==> design/flow/design.v <==
module fir_filter(
    input               		clk,
    input               		n_rst,
    input  		signed	[7:0] 	din,    
    output reg 	signed 	[7:0] 	dout 
);
localparam signed B0 = -24;
localparam signed B1 = -21;
localparam signed B2 =   0;
localparam signed B3 =  37;
localparam signed B4 =  80;
localparam signed B5 = 114;
localparam signed B6 = 127;
reg signed [7:0] din_d;
reg signed [7:0] din_d1;
reg signed [7:0] din_d2;
reg signed [7:0] din_d3;
reg signed [7:0] din_d4;
reg signed [7:0] din_d5;
reg signed [7:0] din_d6;
reg signed [7:0] din_d7;
reg signed [7:0] din_d8;
reg signed [7:0] din_d9;
reg signed [7:0] din_d10;
reg signed [7:0] din_d11;
reg signed [7:0] din_d12;
wire signed [8:0] sum_w0;
wire signed [8:0] sum_w1;
wire signed [8:0] sum_w2;
wire signed [8:0] sum_w3;
wire signed [8:0] sum_w4;
wire signed [8:0] sum_w5;
wire signed [8:0] sum_w6;
wire signed [16:0] mul_0;
wire signed [16:0] mul_1;
wire signed [16:0] mul_2;
wire signed [16:0] mul_3;
wire signed [16:0] mul_4;
wire signed [16:0] mul_5;
wire signed [16:0] mul_6;
reg signed [16:0] mul_0d;
reg signed [16:0] mul_1d;
reg signed [16:0] mul_2d;
reg signed [16:0] mul_3d;
reg signed [16:0] mul_4d;
reg signed [16:0] mul_5d;
reg signed [16:0] mul_6d;
wire signed [17:0] sum_w00;
wire signed [17:0] sum_w01;
wire signed [17:0] sum_w02;
wire signed [17:0] sum_w03;
reg signed [17:0] sum_w00d;
reg signed [17:0] sum_w01d;
reg signed [17:0] sum_w02d;
reg signed [17:0] sum_w03d;
wire signed [18:0] sum_w000;
wire signed [18:0] sum_w001;
wire signed [19:0] sum_all;
wire signed [7:0] sum_finish;
always @(posedge clk or negedge n_rst) begin
	if (!n_rst) begin 
		din_d <= 8'h0;
	end
	else begin 
		din_d <= din;
	end
end
always @(posedge clk or negedge n_rst) begin
    if (!n_rst) begin 
        dout <= 8'sd0;
	end
    else begin 
        dout <= sum_finish;
	end
end
always @(posedge clk or negedge n_rst) begin
    if (!n_rst) begin
        din_d1  <= 8'sd0; 
        din_d2  <= 8'sd0; 
        din_d3  <= 8'sd0; 
        din_d4  <= 8'sd0;
        din_d5  <= 8'sd0; 
        din_d6  <= 8'sd0; 
        din_d7  <= 8'sd0; 
        din_d8  <= 8'sd0;
        din_d9  <= 8'sd0; 
        din_d10 <= 8'sd0; 
        din_d11 <= 8'sd0; 
        din_d12 <= 8'sd0;
    end else begin
        din_d1  <= din_d;
        din_d2  <= din_d1;
        din_d3  <= din_d2;
        din_d4  <= din_d3;
        din_d5  <= din_d4;
        din_d6  <= din_d5;
        din_d7  <= din_d6;
        din_d8  <= din_d7;
        din_d9  <= din_d8;
        din_d10 <= din_d9;
        din_d11 <= din_d10;
        din_d12 <= din_d11;
    end
end
assign sum_w0 = $signed(din_d) + $signed(din_d12);
assign sum_w1 = $signed(din_d1) + $signed(din_d11);
assign sum_w2 = $signed(din_d2) + $signed(din_d10);
assign sum_w3 = $signed(din_d3) + $signed(din_d9);
assign sum_w4 = $signed(din_d4) + $signed(din_d8);
assign sum_w5 = $signed(din_d5) + $signed(din_d7);
assign sum_w6 = {din_d6[7], din_d6};   
assign mul_0 = $signed(B0) * $signed(sum_w0);
assign mul_1 = $signed(B1) * $signed(sum_w1);
assign mul_2 = $signed(B2) * $signed(sum_w2);
assign mul_3 = $signed(B3) * $signed(sum_w3);
assign mul_4 = $signed(B4) * $signed(sum_w4);
assign mul_5 = $signed(B5) * $signed(sum_w5);
assign mul_6 = $signed(B6) * $signed(sum_w6);
always @(posedge clk or negedge n_rst) begin
    if (!n_rst) begin 
        mul_0d <= 17'sd0;
        mul_1d <= 17'sd0;
        mul_2d <= 17'sd0;
        mul_3d <= 17'sd0;
        mul_4d <= 17'sd0;
        mul_5d <= 17'sd0;
        mul_6d <= 17'sd0;
    end 
	else begin 
        mul_0d <= mul_0;
        mul_1d <= mul_1;
        mul_2d <= mul_2;
        mul_3d <= mul_3;
        mul_4d <= mul_4;
        mul_5d <= mul_5;
        mul_6d <= mul_6;
    end
end
assign sum_w00 = $signed(mul_0d) + $signed(mul_1d); 
assign sum_w01 = $signed(mul_2d) + $signed(mul_3d); 
assign sum_w02 = $signed(mul_4d) + $signed(mul_5d);
assign sum_w03 = $signed(mul_6d);
always @(posedge clk or negedge n_rst) begin
    if (!n_rst) begin
        sum_w00d <= 18'sd0;
        sum_w01d <= 18'sd0;
        sum_w02d <= 18'sd0;
        sum_w03d <= 18'sd0;
    end 
	else begin
        sum_w00d <= sum_w00;
        sum_w01d <= sum_w01;
        sum_w02d <= sum_w02;
        sum_w03d <= sum_w03;
    end
end
assign sum_w000 = $signed(sum_w00d) + $signed(sum_w01d); 
assign sum_w001 = $signed(sum_w02d) + $signed(sum_w03d);
assign sum_all = $signed(sum_w000) + $signed(sum_w001);
assign sum_finish =	((sum_all[19]) && (sum_all[18:16] != 3'b111))? 8'h81 : 
 					((!sum_all[19]) && (sum_all[18:16] != 3'b000))? 8'h7F : sum_all[16:9];
endmodule
==> design/flow/run.sh <==
#!/bin/bash
# the make line also repeats each setting of config.mk as NAME=value (left out here)
make -C /OpenROAD-flow-scripts/flow DESIGN_CONFIG=/design/flow/config.mk WORK_HOME=/design/flow/orfs CLKGATE_MAP_FILE= finish
==> design/flow/config.mk <==
export PLATFORM = sky130hd
export DESIGN_NAME = fir_filter
export DESIGN_NICKNAME = fir_filter
export VERILOG_FILES = /design/flow/design.v
export SDC_FILE = /design/flow/constraint.sdc
export NUM_CORES = 4
export LEC_CHECK = 0
export ABC_AREA = 1
export CAP_MARGIN = 15
export CELL_PAD_IN_SITES_DETAIL_PLACEMENT = 1
export CELL_PAD_IN_SITES_GLOBAL_PLACEMENT = 3
export CORE_ASPECT_RATIO = 0.68
export CORE_MARGIN = 6
export CORE_UTILIZATION = 66
export CTS_CLUSTER_DIAMETER = 191
export CTS_CLUSTER_SIZE = 48
export GPL_TIMING_DRIVEN = 1
export MAX_ROUTING_LAYER = met4
export MIN_ROUTING_LAYER = met1
export PLACE_DENSITY_LB_ADDON = 0.2
export SETUP_SLACK_MARGIN = 2.7
export SLEW_MARGIN = 5
export TNS_END_PERCENT = 80
==> design/flow/constraint.sdc <==
create_clock -name core_clock -period 9.52 [get_ports {clk}]
set_input_delay 1.9040 -clock core_clock [delete_from_list [all_inputs] [get_ports {clk}]]
set_output_delay 1.9040 -clock core_clock [all_outputs]
set_load 0.01 [all_outputs]
==> results of run 1 <==
==> impl_metrics.py, run 1 <==
# Generated from Yosys and OpenROAD reports
metrics = {
    "synthesis": {
        "synth_cell_type_count": 38,
        "most_common_cell": "inv_1",
        "synth-main-ff-cell": "dfrtp_1",
        "synthCells": 1628,
        "ys_ff": 263,
        "syn-cell-area_um2": 16760,
        "top_area_cell": "dfrtp_1",
        "ys_sh_aoi": 0.07154,
        "top_area_frac": 0.3928,
        "synth_seq_share": 0.3928,
        "syn_area_per_cell_um2": 10.29,
        "yosysChipArea_um2": 16760,
        "xor_area_frac": 0.06892,
        "area_leaders": "dfrtp_1 (39%), ha_1 (21%), fa_1 (10%)",
        "synthTopLogicFamily": "adder cells",
        "synthArstFlopShare": 1.000,
        "yosys_warnings": 1,
        "ys_cells": 1628,
        "adder_share": 0.3072,
        "simple_gate_share": 0.09170,
        "netlist_top_cells_count": "inv_1 (300), ha_1 (277), dfrtp_1 (263), nand2_1 (217), a21oi_1 (117)",
        "edf_count": 0,
        "mux_share": 0,
        "syn_nets": 1999,
    },
    "floorplanning": {
        "rows": 47,
        "die_y_um": 143.4,
        "coreArea_um2": 24640,
        "dieArea_um2": 29430,
        "fp_util": 0.6800,
        "die_x_um": 205.2,
    },
    "status": {
        "error_line": "[ERROR FLW-0024] Place density exceeds 1.0 (current PLACE_DENSITY_LB_ADDON =  0.2). Please check if the value of  PLACE_DENSITY_LB_ADDON is between 0 and 0.99.",
        "stop_stage": "global placement without I/O",
        "outcome": "did not finish",
    },
}
==> inputs of run 2 (changes only) <==
Settings changed: CAP_MARGIN 15 to 20, CELL_PAD_IN_SITES_DETAIL_PLACEMENT 1 to default, CELL_PAD_IN_SITES_GLOBAL_PLACEMENT 3 to default, CORE_ASPECT_RATIO 0.68 to default, CORE_MARGIN 6 to 2, CORE_UTILIZATION 66 to 72, CTS_CLUSTER_DIAMETER 191 to default, CTS_CLUSTER_SIZE 48 to default, GPL_TIMING_DRIVEN 1 to default, MAX_ROUTING_LAYER met4 to default, MIN_ROUTING_LAYER met1 to default, PLACE_DENSITY from default to 0.35, PLACE_DENSITY_LB_ADDON 0.2 to default, SETUP_SLACK_MARGIN 2.7 to -0.23, SLEW_MARGIN 5 to 20, TNS_END_PERCENT 80 to default.
Clock period 9.52 ns to 4.04 ns, I/O delays scaled along.
==> run 2 against run 1 <==
The layout now fails its checks (negative setup slack). Die size decreased by 17%. Area after synthesis unchanged. Synthesized cell count unchanged.
==> impl_metrics.py, run 2 <==
# Synthesis and PnR figures
metrics = {
    "timing": {
        "finalSetupViolCount": 54,
        "rsz0062_at_grt": "true",
        "clock.fmax_mhz": 190.2,
        "fin_skew_ns": 0.03369,
        "period_minus_slack_ns": 5.257,
        "holdWs_ns": 0.2400,
        "finalWorstSetupSlack_ns": -1.217,
        "finalCritPeriodShare": 1.301,
        "maxSlewViolCount": 0,
        "tns_ns": -25.17,
        "relSlewSlack": 0.3873,
        "hold_violations": 0,
        "tightest_slew_ns": 0.9160,
    },
    "status": {
        "check.faults": "negative setup slack",
        "outcome": "failed layout checks",
    },
    "clock_tree": {
        "holdBufCountCts": 0,
        "clk_pin_slew_worst_paths_ns": 0.07,
        "cts.sinks": 263,
        "clock-root-buffer": "clkbuf_16",
        "numCtsBuffers": 26,
        "clock_latency_ns": 0.57,
        "clockBufferDepth": 3,
        "cts_tree": "yes",
        "htreeDepth": 1,
    },
    "synthesis": {
        "yosysChipArea_um2": 16760,
        "synth-main-ff-cell": "dfrtp_1",
        "netlist_top_cells_count": "inv_1 (300), ha_1 (277), dfrtp_1 (263), nand2_1 (217), a21oi_1 (117)",
        "simple_gate_share": 0.09170,
        "edf_count": 0,
        "synthTopLogicFamily": "adder cells",
        "top_area_frac": 0.3928,
        "top_area_cell": "dfrtp_1",
        "ys_ff": 263,
        "synth_seq_share": 0.3928,
        "ys_sh_aoi": 0.07154,
        "area_leaders": "dfrtp_1 (39%), ha_1 (21%), fa_1 (10%)",
        "xor_area_frac": 0.06892,
        "most_common_cell": "inv_1",
        "synth_cell_type_count": 38,
        "ys_cells": 1628,
        "syn_area_per_cell_um2": 10.29,
        "syn-cell-area_um2": 16760,
        "adder_share": 0.3072,
        "synthArstFlopShare": 1.000,
        "synthCells": 1628,
        "yosys_warnings": 1,
        "mux_share": 0,
        "syn_nets": 1999,
    },
    "setup_path": {
        "worstSetupPathType": "flop to flop",
        "path_cells": "ha_4 -> a21oi_4 -> nand2_2 -> a21oi_4 -> nor2_2 -> o21ai_2 -> nand3_1 -> nand2_4 -> inv_1 -> fa_1 -> inv_2 -> ha_4 -> inv_2 -> fa_1 -> inv_2 -> ha_4 -> a21oi_2 -> o21ai_2 -> a21oi_2 -> o21ai_2 -> a21oi_2 -> nor2_2 -> xor2_2",
        "critPathMaxFanout": 3,
        "r2r_cells": 23,
        "worstSetupStartpointType": "flop",
        "cp_slowest_cell": "fa_1",
        "r2r-end": "mul_5d[16]",
        "r2r_slack_ns": -1.22,
        "crit_family": "adder cells",
        "cpPeakStageDelay_ns": 0.57,
        "cp_data_arrival_time_ns": 5.68,
        "worstSetupEndpointType": "flop",
        "crit_path_end": "mul_5d[16]",
        "startpoint": "din_d5[2]",
        "crit_cells": 23,
        "cp_data_required_time_ns": 4.46,
        "worst-path-buf-inv": 4,
        "r2r-start": "din_d5[2]",
    },
    "layout": {
        "synthToLayoutAreaGrowth_pct": 27.49,
        "nets": 2257,
        "finalCoreUtilization": 0.9407,
        "comb_area_um2": 10540,
        "num-fill-cells": 562,
        "fin_cells": 2193,
        "regArea_um2": 6583,
    },
    "detailed_routing": {
        "ant_nets": 0,
        "drt_iter0_markers": 1829,
        "wl_um": 61290,
        "firstDrtPassIters": 9,
        "avgViaCountPerCell": 6.646,
        "wl_per_cell_um": 27.95,
        "drc": 0,
        "vias": 14574,
    },
    "global_route": {
        "grt_start_max_net_pins": 90,
        "grt_first_pass_wirelength_um": 68510,
        "antenna_found_initial": 2,
        "first_global_vias": 13456,
        "grt_overflow_total": 0,
        "track_usage": 0.3651,
    },
    "floorplanning": {
        "rows": 55,
        "fp_util": 0.7379,
        "dieArea_um2": 24510,
        "num_io_pins": 18,
        "coreArea_um2": 22710,
        "die_x_um": 156.6,
        "die_y_um": 156.6,
    },
    "placement": {
        "hpwl_um": 27630,
        "port_buffers": 17,
        "dp_cells": 2098,
        "place.gp.congestion": 0.8713,
    },
    "run": {
        "openroad.warnings": 46,
        "drv_cap": 0,
    },
    "hold_path": {
        "hold_path.class": "input port to asynchronous set/reset pin",
    },
}
## run 2: layout make-up
class                           instances  share of cell area
Antenna cell                            3           0.0003514
Tap cell                              285             0.01669
Inverter                              303             0.05336
Clock buffer                           34             0.03374
Clock inverter                         13            0.007028
Sequential cell                       263              0.3081
Timing Repair Buffer                  230             0.08721
Multi-Input combinational cell       1062              0.4935
## run 2: layer usage
metal	vias up	wire, um	global-route usage
met5	-	46	0
li1	5752	-	-
met2	1318	27530	0.6413
met4	2	6728	0.1630
met3	614	7118	0.05428
met1	6888	19860	0.4497
## run 2: per-stage QoR
step                      area (um^2)  setup WS [ns]
after CTS                       20240        -0.4607
after detailed placement        18770        -0.6632
after floorplan                 16960        -0.4488
after global routing            21360         -1.257
final                           21360         -1.217
after global placement          18770        -0.4943
## run 2: timing repair
| action | in CTS | in global routing |
|---|---|---|
| endpoints found under the setup margin | 30 | 34 |
| gates cloned | 0 | 0 |
| pin swaps | 72 | 121 |
| buffers inserted | 21 | 32 |
| resized | 90 | 193 |
==> inputs of run 3 (changes only) <==
Settings changed: PLACE_DENSITY 0.35 to default, PLACE_DENSITY_LB_ADDON from default to 0.28, SETUP_SLACK_MARGIN -0.23 to 1.51.
Clock period 4.04 ns to 5.97 ns, I/O delays scaled along.
==> run 3 against run 2 <==
Sequential share of layout area is 2.7 points higher. Largest cell class unchanged. Cell count down 7.5%. Area after synthesis unchanged. Fmax rose by 7.6%. The run now finishes clean. Clock-buffer cell count decreased by 1.
==> impl_metrics.py, run 3 <==
# Synthesis and PnR figures
metrics = {
    "setup_path": {
        "crit_family": "adder cells",
        "crit_path_end": "mul_5d[16]",
        "critPathMaxFanout": 3,
        "r2r_cells": 23,
        "worst-path-buf-inv": 4,
        "cpPeakStageDelay_ns": 0.52,
        "r2r-start": "din_d5[0]",
        "worstSetupEndpointType": "flop",
        "cp_data_arrival_time_ns": 5.32,
        "path_cells": "ha_4 -> fa_2 -> nand3_2 -> nand2_4 -> nand2_4 -> nand2_4 -> xor2_4 -> ha_4 -> inv_4 -> fa_1 -> inv_1 -> ha_1 -> inv_2 -> fa_1 -> inv_2 -> ha_4 -> a21oi_4 -> o21ai_4 -> a21oi_2 -> o21ai_2 -> a21oi_1 -> nor2_1 -> xor2_1",
        "cp_slowest_cell": "fa_1",
        "worstSetupPathType": "flop to flop",
        "worstSetupStartpointType": "flop",
        "crit_cells": 23,
        "r2r_slack_ns": 1.08,
        "cp_data_required_time_ns": 6.40,
        "startpoint": "din_d5[0]",
        "r2r-end": "mul_5d[16]",
    },
    "synthesis": {
        "synth_seq_share": 0.3928,
        "edf_count": 0,
        "simple_gate_share": 0.09170,
        "mux_share": 0,
        "syn_area_per_cell_um2": 10.29,
        "synthCells": 1628,
        "ys_ff": 263,
        "adder_share": 0.3072,
        "yosysChipArea_um2": 16760,
        "syn_nets": 1999,
        "most_common_cell": "inv_1",
        "netlist_top_cells_count": "inv_1 (300), ha_1 (277), dfrtp_1 (263), nand2_1 (217), a21oi_1 (117)",
        "syn-cell-area_um2": 16760,
        "top_area_frac": 0.3928,
        "ys_sh_aoi": 0.07154,
        "ys_cells": 1628,
        "top_area_cell": "dfrtp_1",
        "area_leaders": "dfrtp_1 (39%), ha_1 (21%), fa_1 (10%)",
        "yosys_warnings": 1,
        "synthArstFlopShare": 1.000,
        "xor_area_frac": 0.06892,
        "synthTopLogicFamily": "adder cells",
        "synth-main-ff-cell": "dfrtp_1",
        "synth_cell_type_count": 38,
    },
    "global_route": {
        "antenna_found_initial": 0,
        "grt_first_pass_wirelength_um": 63740,
        "track_usage": 0.3374,
        "grt_start_max_net_pins": 139,
        "grt_overflow_total": 0,
        "first_global_vias": 12440,
    },
    "layout": {
        "finish.instance_area_um2": 19660,
        "synthToLayoutAreaGrowth_pct": 17.31,
        "nets": 2094,
    },
    "status": {
        "outcome": "finished clean",
    },
    "run": {
        "drv_cap": 0,
        "openroad.warnings": 47,
    },
    "detailed_routing": {
        "vias": 12586,
        "wl_per_cell_um": 23.08,
        "wl_met2_um": 22960,
        "avgViaCountPerCell": 6.206,
        "num_antenna_cells": 0,
        "ant_nets": 0,
        "wl_met1_um": 17250,
        "wl_met3_um": 3361,
        "wl_um": 46800,
        "drt_iter0_markers": 1093,
        "drc": 0,
        "firstDrtPassIters": 5,
        "topRoutingLayerUsed": "met4",
    },
    "clock_tree": {
        "cts_tree": "yes",
        "holdBufCountCts": 0,
        "clockBufferDepth": 3,
        "clk_pin_slew_worst_paths_ns": 0.07,
        "htreeDepth": 1,
        "cts.sinks": 263,
        "clock_latency_ns": 0.56,
        "numCtsBuffers": 27,
        "clock-root-buffer": "clkbuf_16",
    },
    "hold_path": {
        "whs_endpoint": "sum_w03d[11]",
        "whs_path_depth": 0,
        "hold_path.class": "flop to flop",
        "hp-start": "mul_6d[11]",
    },
    "timing": {
        "clock.fmax_mhz": 204.7,
        "relSlewSlack": 0.3681,
        "tightest_slew_ns": 0.9380,
        "period_minus_slack_ns": 4.886,
        "tns_ns": 0,
        "rsz0062_at_grt": "true",
        "maxSlewViolCount": 0,
        "finalWorstSetupSlack_ns": 1.084,
        "fin_skew_ns": 0.02558,
        "finalCritPeriodShare": 0.8185,
        "finalSetupViolCount": 0,
        "hold_violations": 0,
    },
    "placement": {
        "port_buffers": 17,
        "hpwl_um": 26010,
        "dp_slack_ns": 1.041,
        "placed_cell_area_um2": 17480,
        "place.gp.congestion": 0.9009,
    },
    "floorplanning": {
        "coreArea_um2": 22710,
        "fp_util": 0.7379,
        "rows": 55,
        "num_io_pins": 18,
        "die_y_um": 156.6,
        "die_x_um": 156.6,
        "dieArea_um2": 24510,
    },
}
[run 3: cell type report]
cell class	instances	area, um^2
Sequential cell	263	6585
Multi-Input combinational cell	1062	10040
Tap cell	285	356.6
Inverter	303	1144
Fill cell	967	3053
Timing Repair Buffer	66	590.6
Clock inverter	16	182.7
Clock buffer	33	758.2
[run 3: metal layers]
layer,GRT usage,vias to the layer above
li1,-,5419
met1,0.4208,6134
met2,0.5878,757
met3,0.06369,276
met4,0.1289,0
met5,0,-
[run 3: stage by stage]
step,hold slack [ns],instances,utilization
floorplan,0.3312,1628,-
global placement,0.3312,1931,0.7696
detailed placement,0.3347,1931,0.7696
CTS,0.3483,2003,0.8316
global route,0.3538,2028,0.8656
finish,0.3472,2028,0.8656
[run 3: what timing repair did]
action	in CTS	in global routing
endpoints found under the setup margin	24	29
pin swaps	41	48
gates resized	62	119
setup buffers	23	24
==> inputs of run 4 (changes only) <==
Settings changed: CELL_PAD_IN_SITES_DETAIL_PLACEMENT from default to 0, CTS_CLUSTER_DIAMETER from default to 191, CTS_CLUSTER_SIZE from default to 40, GPL_TIMING_DRIVEN from default to 1, MIN_ROUTING_LAYER from default to met1, PLACE_DENSITY_LB_ADDON 0.28 to 0.26, SETUP_SLACK_MARGIN 1.51 to default, SLEW_MARGIN 20 to 40, TNS_END_PERCENT from default to 70.
Clock period 5.97 ns to 4.1 ns, I/O delays scaled along.
==> run 4 against run 3 <==
The run now fails in global routing. Die size did not move. Area after synthesis did not move. Synthesized cell count did not move.
==> impl_metrics.py, run 4 <==
# Generated from Yosys and OpenROAD reports
metrics = {
    "floorplanning": {
        "fp_util": 0.7379,
        "die_y_um": 156.6,
        "rows": 55,
        "coreArea_um2": 22710,
        "die_x_um": 156.6,
        "dieArea_um2": 24510,
        "num_io_pins": 18,
    },
    "synthesis": {
        "top_area_frac": 0.3928,
        "adder_share": 0.3072,
        "edf_count": 0,
        "most_common_cell": "inv_1",
        "synth-main-ff-cell": "dfrtp_1",
        "synth_seq_share": 0.3928,
        "syn-cell-area_um2": 16760,
        "yosysChipArea_um2": 16760,
        "yosys_warnings": 1,
        "netlist_top_cells_count": "inv_1 (300), ha_1 (277), dfrtp_1 (263), nand2_1 (217), a21oi_1 (117)",
        "ys_cells": 1628,
        "simple_gate_share": 0.09170,
        "ys_sh_aoi": 0.07154,
        "top_area_cell": "dfrtp_1",
        "ys_ff": 263,
        "synth_cell_type_count": 38,
        "area_leaders": "dfrtp_1 (39%), ha_1 (21%), fa_1 (10%)",
        "syn_nets": 1999,
        "synthTopLogicFamily": "adder cells",
        "syn_area_per_cell_um2": 10.29,
        "xor_area_frac": 0.06892,
        "synthArstFlopShare": 1.000,
        "mux_share": 0,
        "synthCells": 1628,
    },
    "placement": {
        "place.gp.congestion": 0.8741,
        "port_buffers": 17,
        "hpwl_um": 30700,
    },
    "clock_tree": {
        "cts.sinks": 263,
        "clockBufferDepth": 3,
        "htreeDepth": 1,
        "holdBufCountCts": 0,
        "clock-root-buffer": "clkbuf_16",
        "numCtsBuffers": 10,
    },
    "global_route": {
        "track_usage": 0.6722,
        "grt_overflow_total": 11,
    },
    "status": {
        "stop_stage": "global routing",
        "outcome": "did not finish",
        "error_line": "[ERROR GRT-0232] Routing congestion too high. Check the congestion heatmap in the GUI.",
    },
}
[run 4: per-stage QoR]
stage               utilization  setup slack [ns]  instances  cell area (um^2)  hold WS (ns)
CTS                      0.8802           -0.5278       2123             19990        0.2899
global placement         0.8235           -0.4312       2076             18700        0.3316
floorplan                     -           -0.3883       1628             17060        0.3312
detailed placement       0.8247           -0.8596       2077             18730        0.3347
[run 4: per-layer routing]
metal  global-route usage  overflow
met5               0.1180         0
met4               0.7138         4
met3               0.4583         1
met2               0.8846         6
met1               0.6592         0
[run 4: timing repair]
action,4_1_cts
buffers inserted,36
setup endpoints to repair,38
pin swaps,86
endpoints found under the hold margin,0
gates resized,140
==> inputs of run 5 (changes only) <==
Settings changed: ABC_AREA 1 to default, CELL_PAD_IN_SITES_DETAIL_PLACEMENT 0 to default, CORE_UTILIZATION 72 to 58, CTS_CLUSTER_DIAMETER 191 to default, CTS_CLUSTER_SIZE 40 to 54, GPL_TIMING_DRIVEN 1 to default, MIN_ROUTING_LAYER met1 to default, PLACE_DENSITY_LB_ADDON 0.26 to default, SETUP_SLACK_MARGIN from default to 0.88, SLEW_MARGIN 40 to 20, TNS_END_PERCENT 70 to default.
Clock period 4.1 ns to 3.18 ns, I/O delays scaled along.
==> run 5 against run 4 <==
The layout now fails its checks (negative setup slack). Die size rose by 18%. Area after synthesis fell by 4.3%. Synthesized cell count fell by 15%.
==> impl_metrics.py, run 5 <==
# Synthesis and PnR figures
metrics = {
    "setup_path": {
        "critPathMaxFanout": 3,
        "r2r-end": "mul_1d[14]",
        "worstSetupPathType": "flop to flop",
        "r2r_slack_ns": -1.73,
        "cp_data_required_time_ns": 3.64,
        "crit_cells": 23,
        "startpoint": "din_d11[0]",
        "r2r-start": "din_d11[0]",
        "cpPeakStageDelay_ns": 0.52,
        "worstSetupStartpointType": "flop",
        "crit_path_end": "mul_1d[14]",
        "r2r_cells": 23,
        "crit_top_cell": "a21oi_2",
        "cp_data_arrival_time_ns": 5.37,
        "cp_slowest_cell": "fa_1",
        "path_cells": "ha_2 -> fa_2 -> a21oi_2 -> nor2_1 -> nor2_2 -> buf_6 -> xnor2_4 -> ha_4 -> ha_4 -> fa_1 -> inv_2 -> fa_1 -> inv_2 -> fa_2 -> a21o_1 -> a21oi_2 -> o21bai_1 -> a21oi_2 -> o21bai_1 -> a21oi_2 -> o21bai_1 -> a21oi_1 -> xnor2_1",
        "worstSetupEndpointType": "flop",
        "crit_family": "adder cells",
        "worst-path-buf-inv": 3,
    },
    "synthesis": {
        "top_area_frac": 0.4103,
        "synthArstFlopShare": 1.000,
        "synthTopLogicFamily": "adder cells",
        "top_area_cell": "dfrtp_1",
        "mux_share": 0.002262,
        "area_leaders": "dfrtp_1 (41%), ha_1 (22%), fa_1 (10%)",
        "adder_share": 0.3209,
        "most_common_cell": "ha_1",
        "ys_sh_aoi": 0.09680,
        "syn_nets": 1753,
        "yosys_warnings": 1,
        "netlist_top_cells_count": "ha_1 (277), dfrtp_1 (263), inv_1 (255), xnor2_1 (91), a21oi_1 (86)",
        "simple_gate_share": 0.04236,
        "syn-cell-area_um2": 16040,
        "yosysChipArea_um2": 16040,
        "xor_area_frac": 0.06771,
        "synthCells": 1382,
        "synth_cell_type_count": 47,
        "synth_seq_share": 0.4103,
        "syn_area_per_cell_um2": 11.61,
        "ys_ff": 263,
        "edf_count": 0,
        "ys_cells": 1382,
        "synth-main-ff-cell": "dfrtp_1",
    },
    "clock_tree": {
        "clockBufferDepth": 3,
        "holdBufCountCts": 0,
        "htreeDepth": 1,
        "cts.sinks": 263,
        "clk_pin_slew_worst_paths_ns": 0.06,
        "cts_tree": "yes",
        "numCtsBuffers": 28,
        "clock-root-buffer": "clkbuf_16",
        "clock_latency_ns": 0.56,
    },
    "timing": {
        "finalCritPeriodShare": 1.543,
        "maxSlewViolCount": 0,
        "period_minus_slack_ns": 4.907,
        "clock.fmax_mhz": 203.8,
        "rsz0062_at_grt": "true",
        "tightest_slew_ns": 0.6955,
        "tns_ns": -53.51,
        "hold_violations": 0,
        "holdWs_ns": 0.06386,
        "finalWorstSetupSlack_ns": -1.727,
        "relSlewSlack": 0.5363,
        "finalSetupViolCount": 59,
        "fin_skew_ns": 0.02957,
    },
    "layout": {
        "nets": 2199,
        "synthToLayoutAreaGrowth_pct": 46.96,
        "comb_area_um2": 11110,
        "finish.instance_area_um2": 23570,
        "num-fill-cells": 1237,
        "regArea_um2": 6583,
    },
    "status": {
        "outcome": "failed layout checks",
        "check.faults": "negative setup slack",
    },
    "detailed_routing": {
        "wl_per_cell_um": 18.80,
        "drc": 0,
        "num_antenna_cells": 0,
        "wl_um": 41170,
        "avgViaCountPerCell": 5.234,
        "ant_nets": 0,
        "firstDrtPassIters": 4,
        "drt_iter0_markers": 439,
        "vias": 11463,
    },
    "floorplanning": {
        "rows": 60,
        "coreArea_um2": 27030,
        "num_io_pins": 18,
        "die_x_um": 170.3,
        "dieArea_um2": 29000,
        "die_y_um": 170.3,
        "fp_util": 0.5935,
    },
    "run": {
        "drv_cap": 0,
        "openroad.warnings": 46,
    },
    "global_route": {
        "grt_start_max_net_pins": 85,
        "track_usage": 0.2654,
        "grt_first_pass_wirelength_um": 59980,
        "grt_overflow_total": 0,
        "antenna_found_initial": 1,
        "first_global_vias": 12127,
    },
    "placement": {
        "place.gp.congestion": 0.8609,
        "port_buffers": 17,
        "placed_cell_area_um2": 19890,
        "hpwl_um": 26090,
    },
    "hold_path": {
        "hold_path.class": "input port to asynchronous set/reset pin",
    },
}
[run 5: final cells by class]
class                      count  area share
clock inverter                17     0.01104
inverter                     255     0.04103
timing repair buffer         416      0.1466
clock buffer                  34     0.03280
multi-input combinational    864      0.4712
tap                          341     0.01810
sequential                   263      0.2792
[run 5: metrics by stage]
stage                     setup slack [ns]  std cells  utilization
after floorplan                     -1.433       1382            -
after global placement              -1.510       2045       0.7358
after detailed placement            -1.629       2045       0.7358
after CTS                           -1.601       2155       0.8324
after global routing                -1.907       2190       0.8722
final                               -1.727       2190       0.8722
[run 5: layer usage]
metal,global-route usage,vias to the layer above,share of wire
li1,-,5422,-
met3,0.02628,80,0.027
met5,0,-,0
met4,0.06466,0,0.028
met1,0.3481,5786,0.42
met2,0.4756,175,0.52
[run 5: repair_timing]
action	in CTS	in global routing
setup endpoints to repair	83	83
setup buffers	59	35
gates cloned	0	0
resized	194	146
pin swaps	162	166
==> inputs of run 6 (changes only) <==
Settings changed: CORE_UTILIZATION 58 to 72, CTS_CLUSTER_SIZE 54 to default, SETUP_SLACK_MARGIN 0.88 to default.
Clock period 3.18 ns to 4.54 ns, I/O delays scaled along.
==> run 6 against run 5 <==
Via count rose by 4.2%. Still fails the layout checks on negative setup slack. Register-to-register slack improved by 0.92 ns. Setup slack improved by 0.92 ns. Fmax fell by 8.3%. Critical endpoint is now mul_1d[13]. Sequential share of layout area rose by 4.9 points. First-iteration DRC count rose by 120%. Clock skew rose by 0.0056 ns. Critical path depth fell by 1.
==> impl_metrics.py, run 6 <==
# Synthesis and PnR figures
metrics = {
    "timing": {
        "rsz0062_at_grt": "true",
        "hold_violations": 0,
        "tightest_slew_ns": 0.8568,
        "finalCritPeriodShare": 1.179,
        "period_minus_slack_ns": 5.351,
        "clock.fmax_mhz": 186.9,
        "fin_skew_ns": 0.03515,
        "finalSetupViolCount": 25,
        "maxSlewViolCount": 0,
        "tns_ns": -7.928,
        "holdWs_ns": 0.3481,
        "relSlewSlack": 0.4288,
        "finalWorstSetupSlack_ns": -0.8106,
    },
    "placement": {
        "hpwl_um": 25980,
        "dp_cells": 1811,
        "place.gp.congestion": 0.8678,
        "port_buffers": 17,
    },
    "setup_path": {
        "crit_path_end": "mul_1d[13]",
        "crit_cells": 22,
        "cp_data_required_time_ns": 5.02,
        "worstSetupEndpointType": "flop",
        "path_cells": "ha_1 -> a21o_1 -> a21oi_2 -> o21bai_1 -> a21oi_2 -> buf_4 -> buf_4 -> xnor2_1 -> ha_1 -> fa_1 -> fa_1 -> ha_4 -> ha_4 -> buf_6 -> a21oi_4 -> o21bai_1 -> a21oi_2 -> o21bai_1 -> a21oi_2 -> o21bai_1 -> a21oi_1 -> xnor2_1",
        "worstSetupStartpointType": "flop",
        "worstSetupPathType": "flop to flop",
        "r2r-end": "mul_1d[13]",
        "cpPeakStageDelay_ns": 0.60,
        "critPathMaxFanout": 2,
        "r2r-start": "din_d1[1]",
        "r2r_slack_ns": -0.81,
        "worst-path-buf-inv": 3,
        "cp_slowest_cell": "fa_1",
        "crit_family": "adder cells",
        "r2r_cells": 22,
        "startpoint": "din_d1[1]",
        "cp_data_arrival_time_ns": 5.83,
    },
    "hold_path": {
        "whs_endpoint": "din_d11[4]",
        "hp-start": "din_d10[4]",
        "hold_path.class": "flop to flop",
        "whs_path_depth": 0,
    },
    "detailed_routing": {
        "drc": 0,
        "vias": 11943,
        "drt_iter0_markers": 947,
        "avgViaCountPerCell": 6.246,
        "firstDrtPassIters": 5,
        "wl_per_cell_um": 25.88,
        "num_antenna_cells": 0,
        "ant_nets": 0,
        "wl_um": 49490,
    },
    "floorplanning": {
        "die_y_um": 153.3,
        "rows": 54,
        "fp_util": 0.7350,
        "num_io_pins": 18,
        "dieArea_um2": 23490,
        "coreArea_um2": 21820,
        "die_x_um": 153.3,
    },
    "global_route": {
        "grt_overflow_total": 0,
        "grt_first_pass_wirelength_um": 63870,
        "first_global_vias": 12161,
        "grt_start_max_net_pins": 109,
        "track_usage": 0.3502,
        "antenna_found_initial": 0,
    },
    "clock_tree": {
        "clock_latency_ns": 0.57,
        "htreeDepth": 1,
        "cts.sinks": 263,
        "clockBufferDepth": 3,
        "numCtsBuffers": 27,
        "clock-root-buffer": "clkbuf_16",
        "cts_tree": "yes",
        "clk_pin_slew_worst_paths_ns": 0.07,
    },
    "synthesis": {
        "synth_cell_type_count": 47,
        "ys_sh_aoi": 0.09680,
        "synthArstFlopShare": 1.000,
        "top_area_frac": 0.4103,
        "simple_gate_share": 0.04236,
        "syn_area_per_cell_um2": 11.61,
        "synth-main-ff-cell": "dfrtp_1",
        "area_leaders": "dfrtp_1 (41%), ha_1 (22%), fa_1 (10%)",
        "syn-cell-area_um2": 16040,
        "most_common_cell": "ha_1",
        "xor_area_frac": 0.06771,
        "mux_share": 0.002262,
        "ys_cells": 1382,
        "ys_ff": 263,
        "adder_share": 0.3209,
        "netlist_top_cells_count": "ha_1 (277), dfrtp_1 (263), inv_1 (255), xnor2_1 (91), a21oi_1 (86)",
        "syn_nets": 1753,
        "yosys_warnings": 1,
        "top_area_cell": "dfrtp_1",
        "synthCells": 1382,
        "synth_seq_share": 0.4103,
        "synthTopLogicFamily": "adder cells",
        "yosysChipArea_um2": 16040,
        "edf_count": 0,
    },
    "run": {
        "openroad.warnings": 48,
        "drv_cap": 0,
    },
    "status": {
        "outcome": "failed layout checks",
        "check.faults": "negative setup slack",
    },
    "layout": {
        "finalCoreUtilization": 0.9200,
        "synthToLayoutAreaGrowth_pct": 25.17,
        "fin_cells": 1912,
        "nets": 1984,
    },
}
## run 6: through the flow
| stage | cell area (um^2) | setup slack (ns) |
|---|---|---|
| after global routing | 20080 | -0.8683 |
| after global placement | 17790 | -0.2666 |
| after detailed placement | 17790 | -0.4825 |
| final | 20080 | -0.8106 |
| after floorplan | 16250 | -0.07504 |
| after CTS | 19330 | -0.2331 |
## run 6: repair_timing
action / CTS / global route
hold buffers: 0 / 0
resized: 96 / 125
pin swaps: 97 / 136
setup endpoints to repair: 23 / 30
buffers inserted: 32 / 27
## run 6: layer usage
layer  up-vias  global-route usage  part of all wire
li1       5003                   -                 -
met3       317             0.06549             0.074
met2       727              0.6297              0.50
met1      5896              0.4238              0.35
met5         -                   0                 0
met4         0              0.1226             0.074
## run 6: final cells by class
type	count	area, um^2
Sequential cell	263	6581
Tap cell	280	350.3
Clock buffer	43	795.8
Timing Repair Buffer	202	1630
Inverter	255	962.2
Multi-Input combinational cell	864	9689
Clock inverter	5	68.82
Fill cell	661	1745
==> inputs of run 7 (changes only) <==
Settings changed: ABC_AREA from default to 1, CORE_UTILIZATION 72 to 71, PLACE_DENSITY_LB_ADDON from default to 0.15, SETUP_SLACK_MARGIN from default to 0.79.
Clock period 4.54 ns to 5.42 ns, I/O delays scaled along.
==> run 7 against run 6 <==
The run now finishes clean. Critical endpoint is now mul_1d[12]. Non-clock buffer count shrank 152. Synthesized cell count grew 18%. Area after synthesis increased by 4.5%. Highest routed layer unchanged.
==> impl_metrics.py, run 7 <==
# Synthesis and PnR figures
metrics = {
    "setup_path": {
        "crit_family": "adder cells",
        "worstSetupEndpointType": "flop",
        "crit_path_end": "mul_1d[12]",
        "worst-path-buf-inv": 4,
        "startpoint": "din_d1[0]",
        "worstSetupPathType": "flop to flop",
        "r2r-start": "din_d1[0]",
        "critPathMaxFanout": 4,
        "cp_data_arrival_time_ns": 5.29,
        "cp_slowest_cell": "fa_1",
        "r2r_slack_ns": 0.54,
        "worstSetupStartpointType": "flop",
        "r2r_cells": 19,
        "cp_data_required_time_ns": 5.83,
        "crit_top_cell": "inv_1",
        "crit_cells": 19,
        "path_cells": "ha_2 -> fa_2 -> a21oi_2 -> o21bai_2 -> buf_4 -> xor2_2 -> inv_1 -> ha_4 -> ha_4 -> fa_1 -> inv_1 -> fa_1 -> inv_1 -> fa_2 -> a21oi_2 -> nor2_1 -> o21ai_1 -> nand2_1 -> xor2_1",
        "cpPeakStageDelay_ns": 0.61,
        "r2r-end": "mul_1d[12]",
    },
    "synthesis": {
        "synthArstFlopShare": 1.000,
        "top_area_cell": "dfrtp_1",
        "syn-cell-area_um2": 16760,
        "edf_count": 0,
        "syn_area_per_cell_um2": 10.29,
        "synth-main-ff-cell": "dfrtp_1",
        "ys_ff": 263,
        "mux_share": 0,
        "syn_nets": 1999,
        "synthTopLogicFamily": "adder cells",
        "most_common_cell": "inv_1",
        "ys_sh_aoi": 0.07154,
        "synth_seq_share": 0.3928,
        "netlist_top_cells_count": "inv_1 (300), ha_1 (277), dfrtp_1 (263), nand2_1 (217), a21oi_1 (117)",
        "ys_cells": 1628,
        "top_area_frac": 0.3928,
        "synth_cell_type_count": 38,
        "xor_area_frac": 0.06892,
        "yosysChipArea_um2": 16760,
        "synthCells": 1628,
        "simple_gate_share": 0.09170,
        "yosys_warnings": 1,
        "area_leaders": "dfrtp_1 (39%), ha_1 (21%), fa_1 (10%)",
        "adder_share": 0.3072,
    },
    "status": {
        "outcome": "finished clean",
    },
    "clock_tree": {
        "cts_tree": "yes",
        "clk_pin_slew_worst_paths_ns": 0.07,
        "clock-root-buffer": "clkbuf_16",
        "clock_latency_ns": 0.53,
        "clockBufferDepth": 3,
        "cts.sinks": 263,
        "holdBufCountCts": 0,
        "numCtsBuffers": 26,
        "htreeDepth": 1,
    },
    "floorplanning": {
        "dieArea_um2": 24850,
        "die_x_um": 157.6,
        "fp_util": 0.7181,
        "die_y_um": 157.6,
        "rows": 56,
        "num_io_pins": 18,
        "coreArea_um2": 23330,
    },
    "placement": {
        "port_buffers": 17,
        "place.gp.congestion": 0.8407,
        "hpwl_um": 25130,
    },
    "timing": {
        "finalCritPeriodShare": 0.9004,
        "finalSetupViolCount": 0,
        "tightest_slew_ns": 0.9294,
        "relSlewSlack": 0.3804,
        "rsz0062_at_grt": "true",
        "hold_violations": 0,
        "tns_ns": 0,
        "period_minus_slack_ns": 4.880,
        "clock.fmax_mhz": 204.9,
        "fin_skew_ns": 0.01712,
        "maxSlewViolCount": 0,
    },
    "detailed_routing": {
        "vias": 11419,
        "ant_nets": 0,
        "wl_um": 38470,
        "drc": 0,
        "wl_met3_um": 1634,
        "topRoutingLayerUsed": "met4",
        "wl_per_cell_um": 18.84,
        "wl_met2_um": 19500,
        "firstDrtPassIters": 5,
        "drt_iter0_markers": 743,
        "num_antenna_cells": 0,
        "wl_met1_um": 15750,
        "avgViaCountPerCell": 5.592,
    },
    "hold_path": {
        "whs_endpoint": "sum_w01d[3]",
        "hp-start": "mul_3d[3]",
        "whs_path_depth": 0,
        "hold_path.class": "flop to flop",
    },
    "run": {
        "openroad.warnings": 44,
        "drv_cap": 0,
    },
    "global_route": {
        "antenna_found_initial": 1,
        "grt_start_max_net_pins": 118,
        "track_usage": 0.2900,
        "grt_overflow_total": 0,
        "grt_first_pass_wirelength_um": 56330,
        "first_global_vias": 11743,
    },
    "layout": {
        "finalCoreUtilization": 0.8224,
        "synthToLayoutAreaGrowth_pct": 14.52,
        "nets": 2077,
    },
}
-- run 7: final cells by class --
| class | count | area (um^2) |
|---|---|---|
| sequential | 263 | 6583 |
| fill | 1312 | 4144 |
| clock inverter | 10 | 155.1 |
| inverter | 303 | 1137 |
| timing repair buffer | 50 | 439.2 |
| tap | 319 | 399.1 |
| multi-input combinational | 1062 | 9749 |
| clock buffer | 35 | 725.7 |
-- run 7: layer usage --
layer,track usage,vias to the layer above
met5,0,-
met4,0.09091,0
met3,0.04407,106
met2,0.5017,360
met1,0.3796,5566
li1,-,5387
-- run 7: metrics by stage --
| step | instance area (um^2) | worst slack, ns | hold slack [ns] | instances |
|---|---|---|---|---|
| 6_report | 19190 | 0.5399 | 0.3442 | 2042 |
| 5_1_grt | 19190 | 0.3950 | 0.3512 | 2042 |
| 4_1_cts | 18530 | 0.7958 | 0.3456 | 2024 |
| 3_5_place_dp | 17380 | 0.3071 | 0.3347 | 1966 |
| 3_3_place_gp | 17380 | 0.5053 | 0.3319 | 1966 |
| 2_1_floorplan | 16780 | 0.7629 | 0.3312 | 1628 |
-- run 7: what timing repair did --
action | in CTS | in global routing
buffers inserted | 13 | 18
endpoints found under the setup margin | 11 | 24
resized | 27 | 107
pin swaps | 13 | 46
==> inputs of run 8 (changes only) <==
Settings changed: ABC_AREA 1 to default, CORE_UTILIZATION 71 to 65, PLACE_DENSITY_LB_ADDON 0.15 to default, SETUP_SLACK_MARGIN 0.79 to default.
Clock period 5.42 ns to 3.09 ns, I/O delays scaled along.
==> run 8 against run 7 <==
The layout now fails its checks (negative setup slack). Sequential cell count unchanged. Clock skew grew 0.019 ns. Register-to-register slack worse by 2.9 ns. Critical endpoint is now mul_1d[14]. Synthesized cell count shrank 15%. Hold slack worse by 0.27 ns. Routed wire length increased by 77%. First-iteration DRC count is 140% higher. Area after synthesis fell by 4.3%.
==> impl_metrics.py, run 8 <==
# Synthesis and PnR figures
metrics = {
    "placement": {
        "hpwl_um": 27110,
        "port_buffers": 17,
        "dp_slack_ns": -1.809,
        "place.gp.congestion": 0.8455,
    },
    "timing": {
        "tightest_slew_ns": 0.7267,
        "finalWorstSetupSlack_ns": -2.319,
        "fin_skew_ns": 0.03654,
        "maxSlewViolCount": 0,
        "period_minus_slack_ns": 5.409,
        "finalCritPeriodShare": 1.751,
        "relSlewSlack": 0.5155,
        "finalSetupViolCount": 69,
        "hold_violations": 0,
        "clock.fmax_mhz": 184.9,
        "rsz0062_at_grt": "true",
    },
    "synthesis": {
        "yosysChipArea_um2": 16040,
        "synth-main-ff-cell": "dfrtp_1",
        "simple_gate_share": 0.04236,
        "syn_nets": 1753,
        "syn_area_per_cell_um2": 11.61,
        "netlist_top_cells_count": "ha_1 (277), dfrtp_1 (263), inv_1 (255), xnor2_1 (91), a21oi_1 (86)",
        "most_common_cell": "ha_1",
        "synthArstFlopShare": 1.000,
        "syn-cell-area_um2": 16040,
        "mux_share": 0.002262,
        "synthTopLogicFamily": "adder cells",
        "xor_area_frac": 0.06771,
        "synthCells": 1382,
        "ys_cells": 1382,
        "yosys_warnings": 1,
        "top_area_frac": 0.4103,
        "synth_cell_type_count": 47,
        "area_leaders": "dfrtp_1 (41%), ha_1 (22%), fa_1 (10%)",
        "ys_sh_aoi": 0.09680,
        "synth_seq_share": 0.4103,
        "ys_ff": 263,
        "edf_count": 0,
        "top_area_cell": "dfrtp_1",
        "adder_share": 0.3209,
    },
    "run": {
        "drv_cap": 0,
        "openroad.warnings": 46,
    },
    "detailed_routing": {
        "drt_iter0_markers": 1762,
        "drc": 0,
        "wl_um": 67920,
        "ant_nets": 0,
        "avgViaCountPerCell": 6.641,
        "vias": 14385,
        "wl_per_cell_um": 31.36,
        "firstDrtPassIters": 8,
    },
    "global_route": {
        "antenna_found_initial": 3,
        "grt_overflow_total": 0,
        "first_global_vias": 13765,
        "grt_first_pass_wirelength_um": 74200,
        "track_usage": 0.3736,
        "grt_start_max_net_pins": 89,
    },
    "clock_tree": {
        "clk_pin_slew_worst_paths_ns": 0.08,
        "holdBufCountCts": 0,
        "numCtsBuffers": 27,
        "clock_latency_ns": 0.57,
        "clock-root-buffer": "clkbuf_16",
        "clockBufferDepth": 3,
        "htreeDepth": 1,
        "cts.sinks": 263,
        "cts_tree": "yes",
    },
    "setup_path": {
        "startpoint": "din_d1[0]",
        "worstSetupStartpointType": "flop",
        "worst-path-buf-inv": 3,
        "cp_data_required_time_ns": 3.55,
        "worstSetupPathType": "flop to flop",
        "r2r-end": "mul_1d[14]",
        "worstSetupEndpointType": "flop",
        "path_cells": "ha_4 -> fa_2 -> a21oi_2 -> nor2_1 -> nor2_2 -> buf_4 -> xnor2_4 -> ha_4 -> ha_4 -> fa_1 -> inv_1 -> fa_1 -> inv_2 -> fa_2 -> a21o_1 -> a21oi_4 -> o21bai_1 -> a21oi_2 -> o21bai_2 -> a21oi_2 -> o21bai_1 -> a21oi_1 -> xnor2_1",
        "r2r-start": "din_d1[0]",
        "crit_path_end": "mul_1d[14]",
        "critPathMaxFanout": 3,
        "cp_slowest_cell": "fa_1",
        "crit_family": "adder cells",
        "r2r_slack_ns": -2.32,
        "cp_data_arrival_time_ns": 5.87,
        "cpPeakStageDelay_ns": 0.53,
        "r2r_cells": 23,
        "crit_cells": 23,
    },
    "hold_path": {
        "hold_path.class": "input port to asynchronous set/reset pin",
    },
    "floorplanning": {
        "die_x_um": 161.1,
        "die_y_um": 161.1,
        "fp_util": 0.6615,
        "rows": 57,
        "dieArea_um2": 25950,
        "coreArea_um2": 24250,
        "num_io_pins": 18,
    },
    "layout": {
        "nets": 2191,
        "synthToLayoutAreaGrowth_pct": 46.22,
        "num-fill-cells": 410,
    },
    "status": {
        "outcome": "failed layout checks",
        "check.faults": "negative setup slack",
    },
}
run 8: layout make-up:
type / instances / area, um^2 / share of cell area
tap: 324 / 405.4 / 0.01728
clock inverter: 12 / 173.9 / 0.007415
clock buffer: 37 / 793.3 / 0.03382
multi-input combinational: 864 / 11150 / 0.4756
timing repair buffer: 409 / 3369 / 0.1437
inverter: 255 / 967.2 / 0.04124
sequential: 263 / 6585 / 0.2808
antenna: 2 / 5.005 / 0.0002134
run 8: through the flow:
stage	utilization	hold WS, ns	cell area [um^2]	setup TNS [ns]	std cells
2_1_floorplan	-	0.3224	16790	-39.30	1382
3_3_place_gp	0.8118	0.3318	19680	-52.58	2026
3_5_place_dp	0.8118	0.3347	19680	-58.56	2026
4_1_cts	0.9150	0.1161	22190	-54.21	2130
5_1_grt	0.9670	0.1427	23450	-85.44	2164
6_report	0.9672	0.07852	23450	-83.15	2166
run 8: layer usage:
metal	global-route usage	vias up	share of wire
li1	-	5401	-
met1	0.4374	6962	0.32
met2	0.6723	1359	0.46
met3	0.06061	659	0.097
met4	0.1806	4	0.12
met5	0	-	0.00040
run 8: repair_timing:
action	CTS	global route
setup endpoints to repair	62	66
gates cloned	0	0
hold endpoints to repair	0	0
pin swaps	167	192
setup buffers	67	54
resized	186	186
==> inputs of run 9 (changes only) <==
Settings changed: ABC_AREA from default to 1, CELL_PAD_IN_SITES_DETAIL_PLACEMENT from default to 0, CORE_UTILIZATION 65 to 72, CTS_CLUSTER_DIAMETER from default to 191, CTS_CLUSTER_SIZE from default to 40, GPL_TIMING_DRIVEN from default to 1, MIN_ROUTING_LAYER from default to met1, PLACE_DENSITY_LB_ADDON from default to 0.16, SETUP_SLACK_MARGIN from default to 0.79, SLEW_MARGIN 20 to 40, TNS_END_PERCENT from default to 5.
Clock period 3.09 ns to 3.18 ns, I/O delays scaled along.
==> run 9 against run 8 <==
The run now fails in global routing. Synthesized cell count is 18% higher. Die size is 5.6% lower. Area after synthesis is 4.5% higher.
==> impl_metrics.py, run 9 <==
# Generated from Yosys and OpenROAD reports
metrics = {
    "status": {
        "outcome": "did not finish",
        "stop_stage": "global routing",
        "error_line": "[ERROR GRT-0232] Routing congestion too high. Check the congestion heatmap in the GUI.",
    },
    "synthesis": {
        "top_area_frac": 0.3928,
        "xor_area_frac": 0.06892,
        "ys_sh_aoi": 0.07154,
        "synth-main-ff-cell": "dfrtp_1",
        "synth_seq_share": 0.3928,
        "syn_area_per_cell_um2": 10.29,
        "syn_nets": 1999,
        "most_common_cell": "inv_1",
        "synthArstFlopShare": 1.000,
        "yosysChipArea_um2": 16760,
        "synth_cell_type_count": 38,
        "yosys_warnings": 1,
        "adder_share": 0.3072,
        "netlist_top_cells_count": "inv_1 (300), ha_1 (277), dfrtp_1 (263), nand2_1 (217), a21oi_1 (117)",
        "synthCells": 1628,
        "top_area_cell": "dfrtp_1",
        "mux_share": 0,
        "ys_ff": 263,
        "area_leaders": "dfrtp_1 (39%), ha_1 (21%), fa_1 (10%)",
        "syn-cell-area_um2": 16760,
        "ys_cells": 1628,
        "synthTopLogicFamily": "adder cells",
        "edf_count": 0,
        "simple_gate_share": 0.09170,
    },
    "placement": {
        "hpwl_um": 34050,
        "port_buffers": 17,
        "place.gp.congestion": 0.8907,
        "dp_cells": 2242,
        "placed_cell_area_um2": 19840,
    },
    "clock_tree": {
        "clockBufferDepth": 3,
        "numCtsBuffers": 10,
        "holdBufCountCts": 0,
        "htreeDepth": 1,
        "cts.sinks": 263,
        "clock-root-buffer": "clkbuf_16",
    },
    "floorplanning": {
        "coreArea_um2": 22710,
        "num_io_pins": 18,
        "rows": 55,
        "die_y_um": 156.6,
        "dieArea_um2": 24510,
        "fp_util": 0.7379,
        "die_x_um": 156.6,
    },
    "global_route": {
        "grt_overflow_total": 2174,
        "track_usage": 0.9962,
    },
}
[run 9: metrics by stage]
| step | setup slack, ns |
|---|---|
| 4_1_cts | -1.453 |
| 3_5_place_dp | -1.778 |
| 3_3_place_gp | -1.347 |
| 2_1_floorplan | -1.311 |
[run 9: timing repair]
| action | in CTS |
|---|---|
| gates resized | 180 |
| gates cloned | 0 |
| buffers inserted | 17 |
| endpoints found under the setup margin | 74 |
| pin swaps | 70 |
[run 9: routing by layer]
| metal | GRT usage | overflow |
|---|---|---|
| met1 | 0.8712 | 12 |
| met2 | 1.324 | 1644 |
| met3 | 0.7261 | 30 |
| met4 | 1.156 | 482 |
| met5 | 0.3789 | 6 |
==> inputs of run 10 (changes only) <==
Settings changed: ABC_AREA 1 to default, CELL_PAD_IN_SITES_DETAIL_PLACEMENT 0 to default, CORE_UTILIZATION 72 to 66, CTS_CLUSTER_DIAMETER 191 to default, CTS_CLUSTER_SIZE 40 to default, GPL_TIMING_DRIVEN 1 to default, MIN_ROUTING_LAYER met1 to default, PLACE_DENSITY_LB_ADDON 0.16 to default, SETUP_SLACK_MARGIN 0.79 to 1.13, SLEW_MARGIN 40 to 20, TNS_END_PERCENT 5 to default.
Clock period 3.18 ns to 4.25 ns, I/O delays scaled along.
==> run 10 against run 9 <==
The layout now fails its checks (negative setup slack). Area after synthesis decreased by 4.3%. Die size grew 4.3%. Synthesized cell count fell by 15%.
==> impl_metrics.py, run 10 <==
# Synthesis and PnR figures
metrics = {
    "detailed_routing": {
        "drt_iter0_markers": 896,
        "ant_nets": 0,
        "firstDrtPassIters": 5,
        "drc": 0,
        "wl_um": 52260,
        "num_antenna_cells": 0,
        "wl_per_cell_um": 25.46,
        "avgViaCountPerCell": 6.011,
        "vias": 12340,
    },
    "global_route": {
        "antenna_found_initial": 0,
        "track_usage": 0.3106,
        "grt_start_max_net_pins": 109,
        "first_global_vias": 12164,
        "grt_first_pass_wirelength_um": 62440,
        "grt_overflow_total": 0,
    },
    "timing": {
        "period_minus_slack_ns": 5.322,
        "relSlewSlack": 0.4423,
        "hold_violations": 0,
        "finalWorstSetupSlack_ns": -1.072,
        "tns_ns": -14.98,
        "holdWs_ns": 0.3471,
        "tightest_slew_ns": 0.8366,
        "rsz0062_at_grt": "true",
        "maxSlewViolCount": 0,
        "fin_skew_ns": 0.02401,
        "finalSetupViolCount": 34,
        "finalCritPeriodShare": 1.252,
        "clock.fmax_mhz": 187.9,
    },
    "synthesis": {
        "edf_count": 0,
        "top_area_frac": 0.4103,
        "synthCells": 1382,
        "ys_cells": 1382,
        "syn-cell-area_um2": 16040,
        "synth_cell_type_count": 47,
        "netlist_top_cells_count": "ha_1 (277), dfrtp_1 (263), inv_1 (255), xnor2_1 (91), a21oi_1 (86)",
        "mux_share": 0.002262,
        "synthTopLogicFamily": "adder cells",
        "ys_sh_aoi": 0.09680,
        "syn_nets": 1753,
        "area_leaders": "dfrtp_1 (41%), ha_1 (22%), fa_1 (10%)",
        "most_common_cell": "ha_1",
        "yosysChipArea_um2": 16040,
        "adder_share": 0.3209,
        "synthArstFlopShare": 1.000,
        "yosys_warnings": 1,
        "xor_area_frac": 0.06771,
        "synth_seq_share": 0.4103,
        "simple_gate_share": 0.04236,
        "ys_ff": 263,
        "syn_area_per_cell_um2": 11.61,
        "synth-main-ff-cell": "dfrtp_1",
        "top_area_cell": "dfrtp_1",
    },
    "clock_tree": {
        "cts.sinks": 263,
        "clk_pin_slew_worst_paths_ns": 0.07,
        "htreeDepth": 1,
        "clock-root-buffer": "clkbuf_16",
        "numCtsBuffers": 27,
        "clock_latency_ns": 0.56,
        "holdBufCountCts": 0,
        "cts_tree": "yes",
        "clockBufferDepth": 3,
    },
    "setup_path": {
        "cp_slowest_cell": "fa_1",
        "r2r_cells": 25,
        "worstSetupEndpointType": "flop",
        "worst-path-buf-inv": 4,
        "r2r-start": "din_d1[0]",
        "critPathMaxFanout": 2,
        "cp_data_arrival_time_ns": 5.75,
        "cpPeakStageDelay_ns": 0.51,
        "cp_data_required_time_ns": 4.68,
        "crit_path_end": "mul_1d[14]",
        "worstSetupPathType": "flop to flop",
        "startpoint": "din_d1[0]",
        "worstSetupStartpointType": "flop",
        "crit_family": "adder cells",
        "crit_cells": 25,
        "r2r-end": "mul_1d[14]",
        "r2r_slack_ns": -1.07,
    },
    "placement": {
        "hpwl_um": 24750,
        "dp_cells": 1885,
        "place.gp.congestion": 0.8513,
        "placed_cell_area_um2": 18600,
        "port_buffers": 17,
    },
    "floorplanning": {
        "die_x_um": 159.9,
        "dieArea_um2": 25570,
        "fp_util": 0.6654,
        "coreArea_um2": 24110,
        "num_io_pins": 18,
        "rows": 57,
        "die_y_um": 159.9,
    },
    "layout": {
        "regArea_um2": 6588,
        "synthToLayoutAreaGrowth_pct": 39.19,
        "nets": 2079,
        "finish.instance_area_um2": 22330,
        "num-fill-cells": 732,
        "fin_cells": 2053,
        "comb_area_um2": 10820,
    },
    "status": {
        "outcome": "failed layout checks",
        "check.faults": "negative setup slack",
    },
    "run": {
        "drv_cap": 0,
        "openroad.warnings": 47,
    },
    "hold_path": {
        "hold_path.class": "input port to asynchronous set/reset pin",
    },
}
[run 10: metrics by stage]
step                setup slack (ns)    util
global placement             -0.4766  0.7715
finish                        -1.072  0.9262
CTS                          -0.4726  0.8780
floorplan                    -0.3633       -
detailed placement           -0.5383  0.7715
global route                  -1.169  0.9262
[run 10: cell type report]
| class | instances | share of cell area |
|---|---|---|
| flip-flops and latches | 263 | 0.2951 |
| multi-input cells | 864 | 0.4848 |
| repair buffers | 297 | 0.1138 |
| inverters | 255 | 0.04321 |
| clock inverters | 19 | 0.01267 |
| clock buffers | 31 | 0.03228 |
| well taps | 324 | 0.01816 |
[run 10: routing by layer]
layer  wire [um]  vias up  global-route usage
met1       18870     6221              0.4037
met3        2745      308             0.03610
met4        4155        0             0.09623
met5           0        -                   0
met2       26490      618              0.5514
li1            -     5193                   -
[run 10: what timing repair did]
action	in CTS	in global routing
setup endpoints to repair	61	62
setup buffers	71	47
pin swaps	154	132
gates resized	187	142
hold endpoints to repair	0	0
==> inputs of run 11 (changes only) <==
Settings changed: ABC_AREA from default to 1, CORE_UTILIZATION 66 to 72, PLACE_DENSITY_LB_ADDON from default to 0.14, SETUP_SLACK_MARGIN 1.13 to default, TNS_END_PERCENT from default to 5.
Clock period 4.25 ns to 4.39 ns, I/O delays scaled along.
==> run 11 against run 10 <==
Still fails the layout checks on negative setup slack. Clock-buffer cell count grew 5. Design area shrank 12%. Hold slack got worse by 0.0064 ns. Largest cell class unchanged. Setup slack better by 0.52 ns. Cell count rose by 0.83%. Critical path depth is 2 lower. Die size is 4.1% lower. First-iteration DRC count decreased by 6.7%.
==> impl_metrics.py, run 11 <==
# Synthesis and PnR figures
metrics = {
    "run": {
        "openroad.warnings": 43,
        "drv_cap": 0,
    },
    "setup_path": {
        "crit_top_cell": "ha_4",
        "crit_cells": 23,
        "cpPeakStageDelay_ns": 0.53,
        "path_cells": "ha_4 -> fa_2 -> a21oi_2 -> o21bai_2 -> a21oi_2 -> o21bai_2 -> xor2_2 -> inv_2 -> ha_4 -> fa_1 -> inv_1 -> fa_1 -> inv_2 -> ha_4 -> ha_4 -> nand2_4 -> nor2_4 -> a21oi_4 -> o21ai_2 -> nand2_1 -> nand2_1 -> a21oi_2 -> xnor2_1",
        "worstSetupStartpointType": "flop",
        "r2r-end": "mul_1d[13]",
        "cp_data_required_time_ns": 4.81,
        "worstSetupEndpointType": "flop",
        "critPathMaxFanout": 4,
        "cp_slowest_cell": "fa_1",
        "cp_data_arrival_time_ns": 5.36,
        "crit_path_end": "mul_1d[13]",
    },
    "timing": {
        "finalCritPeriodShare": 1.126,
        "finalSetupViolCount": 19,
        "maxSlewViolCount": 0,
        "finalWorstSetupSlack_ns": -0.5536,
        "relSlewSlack": 0.4843,
        "tns_ns": -4.205,
        "period_minus_slack_ns": 4.944,
    },
    "synthesis": {
        "ys_cells": 1628,
        "ys_sh_aoi": 0.07154,
        "edf_count": 0,
        "most_common_cell": "inv_1",
        "syn_area_per_cell_um2": 10.29,
        "mux_share": 0,
        "synthCells": 1628,
        "synthArstFlopShare": 1.000,
        "syn_nets": 1999,
        "top_area_frac": 0.3928,
        "top_area_cell": "dfrtp_1",
        "netlist_top_cells_count": "inv_1 (300), ha_1 (277), dfrtp_1 (263), nand2_1 (217), a21oi_1 (117)",
        "xor_area_frac": 0.06892,
        "yosys_warnings": 1,
        "synthTopLogicFamily": "adder cells",
        "adder_share": 0.3072,
    },
    "detailed_routing": {
        "firstDrtPassIters": 7,
        "avgViaCountPerCell": 5.890,
        "drt_iter0_markers": 836,
        "wl_um": 43350,
        "wl_per_cell_um": 20.94,
        "vias": 12193,
    },
    "layout": {
        "synthToLayoutAreaGrowth_pct": 17.19,
        "nets": 2136,
        "finalCoreUtilization": 0.8647,
    },
    "global_route": {
        "grt_start_max_net_pins": 96,
        "first_global_vias": 13044,
        "grt_overflow_total": 0,
    },
    "hold_path": {
        "whs_path_depth": 0,
        "whs_endpoint": "sum_w00d[1]",
    },
    "clock_tree": {
        "clock-root-buffer": "clkbuf_16",
        "clockBufferDepth": 3,
        "numCtsBuffers": 27,
    },
    "floorplanning": {
        "num_io_pins": 18,
        "fp_util": 0.7379,
        "rows": 55,
        "die_x_um": 156.6,
    },
    "status": {
        "check.faults": "negative setup slack",
        "outcome": "failed layout checks",
    },
    "placement": {
        "port_buffers": 17,
        "placed_cell_area_um2": 18030,
        "dp_slack_ns": -0.3167,
        "hpwl_um": 27400,
    },
}
run 11: cell type report:
class | instances | area, um^2 | share of cell area
Multi-Input combinational cell | 1062 | 9821 | 0.5001
Sequential cell | 263 | 6585 | 0.3354
Inverter | 303 | 1137 | 0.05792
Timing Repair Buffer | 108 | 887.1 | 0.04518
Clock buffer | 36 | 759.5 | 0.03868
Tap cell | 285 | 356.6 | 0.01816
Clock inverter | 12 | 87.58 | 0.004460
Antenna cell | 1 | 2.502 | 0.0001274
run 11: per-stage QoR:
stage | hold slack (ns) | std cells
3_5_place_dp | 0.3347 | 2003
3_3_place_gp | 0.3314 | 2003
4_1_cts | 0.3407 | 2066
2_1_floorplan | 0.3312 | 1628
5_1_grt | 0.3490 | 2069
6_report | 0.3407 | 2070
run 11: repair_timing:
item,in CTS,in global routing
pin swaps,38,26
endpoints found under the setup margin,29,33
buffers inserted,15,3
gates cloned,0,0
gates resized,64,58
hold buffers,0,0
run 11: metal layers:
layer | wire [um] | track usage | vias up
met5 | 0 | 0 | -
met4 | 2327 | 0.1647 | 0
met3 | 2208 | 0.05345 | 171
met2 | 21750 | 0.6180 | 459
met1 | 17060 | 0.4303 | 6044
li1 | - | - | 5519
